## TL_UART
module TL_UART #(
    parameter [15:0] C_DEFAULT_BAUD_RATE = 16'd868,
    parameter C_DEFAULT_TX_ON = 1,
    parameter C_DEFAULT_RX_ON = 1,
    parameter C_TILELINK_ID_WIDTH = 1
) (
    input  wire                           uart_clock_i,
    input  wire                           uart_reset_i,
    input  wire [                    2:0] uart_a_opcode,
    input  wire [                    2:0] uart_a_param,
    input  wire [                    2:0] uart_a_size,
    input  wire [C_TILELINK_ID_WIDTH-1:0] uart_a_source,
    input  wire [                   11:0] uart_a_address,
    input  wire [                    3:0] uart_a_mask,
    input  wire [                   31:0] uart_a_data,
    input  wire                           uart_a_corrupt,
    input  wire                           uart_a_valid,
    output wire                           uart_a_ready,
    output wire [                    2:0] uart_d_opcode,
    output wire [                    1:0] uart_d_param,
    output wire [                    2:0] uart_d_size,
    output wire [C_TILELINK_ID_WIDTH-1:0] uart_d_source,
    output wire                           uart_d_denied,
    output wire [                   31:0] uart_d_data,
    output wire                           uart_d_corrupt,
    output wire                           uart_d_valid,
    input  wire                           uart_d_ready,
    input  wire                           UART_RX,
    output wire                           UART_TX,
    output wire                           UART_RX_IRQ,
    output wire                           UART_TX_IRQ
);
clock: 2.63 ns
lec_check: 0
cap_margin: 15
core_aspect_ratio: 0.97
core_margin: 2
core_utilization: 72
cts_cluster_size: 39
max_routing_layer: met4
place_density: 0.65
setup_slack_margin: 0.43
slew_margin: 20
run.sh (not shown) runs the stock make flow with config.mk's settings and CLKGATE_MAP_FILE=.
The first run completed and failed the layout checks on negative setup slack.
==> next run, changes <==
Settings changed: CAP_MARGIN 15 to 20, CORE_ASPECT_RATIO 0.97 to not set, CORE_UTILIZATION 72 to 70, CTS_CLUSTER_DIAMETER set to 388, CTS_CLUSTER_SIZE 39 to not set, MAX_ROUTING_LAYER met4 to not set, PLACE_DENSITY 0.65 to 0.95, SETUP_SLACK_MARGIN 0.43 to 0.67.
=>
- The changed run failed in 5_1_grt
- die size climbs by about 2.8%
- synthesized area stays the same
- synthesized cell count is unchanged
==> next run, changes <==
Settings changed: CORE_UTILIZATION 70 to 72, CTS_CLUSTER_DIAMETER 388 to not set, PLACE_DENSITY 0.95 to 0.6, SETUP_SLACK_MARGIN 0.67 to 0.22.
Result: The changed run reached the layout checks and failed them: negative setup slack; die area goes down by 2.7%; area after synthesis is unchanged; synthesized cell count is unchanged.
==> next run, changes <==
Settings changed: CAP_MARGIN 20 to 0, SETUP_SLACK_MARGIN 0.22 to not set.
Outcome: The new run finished but failed the layout checks on negative setup slack. Sequential share of layout area goes up by 2.6 points. Design area goes down by 4.5%. Wire length goes down by 21%. Clock-buffer cell count goes up by 3. Worst setup slack improves by 0.13 ns. Maximum frequency goes up by 4.9%. Utilization goes down by 4.1 points. Hold slack degrades by 0.046 ns. Via count goes down by 11%. Non-clock buffer count goes down by 49. Total power goes down by 1.0%.
==> next run, changes <==
Settings changed: CAP_MARGIN 0 to 25, CORE_ASPECT_RATIO set to 0.97, CTS_CLUSTER_SIZE set to 39, MAX_ROUTING_LAYER set to met4, PLACE_DENSITY 0.6 to not set, PLACE_DENSITY_LB_ADDON set to 0.01, SETUP_SLACK_MARGIN set to 0.76.
After rerunning:
- Now the flow ended with an error in 4_1_cts (DPL-0033)
- die size barely changes
- area after synthesis stays the same
- synthesized cell count is unchanged

========
Starting RTL as in the previous note.
make LEC_CHECK=0 ABC_AREA=0 CAP_MARGIN=35 CELL_PAD_IN_SITES_GLOBAL_PLACEMENT=3 CORE_ASPECT_RATIO=1.47 CORE_MARGIN=2 CORE_UTILIZATION=47 GPL_TIMING_DRIVEN=1 PLACE_DENSITY_LB_ADDON=0.11 SETUP_SLACK_MARGIN=0.93 SLEW_MARGIN=20 TNS_END_PERCENT=10 finish   # period 7.37 ns
The first run finished clean.
Edit:
- ABC_AREA: 0 -> 1
- CAP_MARGIN: 35 -> 20
- CELL_PAD_IN_SITES_GLOBAL_PLACEMENT: 3 -> not set
- CORE_ASPECT_RATIO: 1.47 -> not set
- CORE_UTILIZATION: 47 -> 65
- GPL_TIMING_DRIVEN: 1 -> not set
- PLACE_DENSITY: not set -> 0.6
- PLACE_DENSITY_LB_ADDON: 0.11 -> not set
- SETUP_SLACK_MARGIN: 0.93 -> not set
- TNS_END_PERCENT: 10 -> not set
- clock period: 7.37 -> 5.79 ns (I/O delays scaled with it)
What happened: The changed run produced a clean layout. Setup slack loses 0.86 ns. Combinational power climbs by well over a third. Global-route usage is higher by 7.6 points. Register-to-register slack gets worse by 0.91 ns. Sequential power rises by a quarter to a third. Routed wire length rose by a few percent. Utilization grows by 19 points. Cell count rises by a quarter to a third.
Edit:
- ABC_AREA: 1 -> not set
- CORE_UTILIZATION: 65 -> 40
- clock period: 5.79 -> 8.0 ns (I/O delays scaled with it)
Final cell count came out lower by 19%.
Combinational power came out lower by 42%.
Wire length came out lower by 9.8%.
Design area came out lower by 1.3%.
Power came out lower by 27%.
Edit:
- CORE_UTILIZATION: 40 -> 58
- clock period: 8.0 -> 6.56 ns (I/O delays scaled with it)
Effect:
- area after synthesis does not change
- core utilization goes up by 19 points
- total power increases by about a fifth
- global-route usage came out higher by 6.5 points
- worst hold slack is about the same
- die area drops by a quarter to a third
Power and IR drop assume default switching activity.
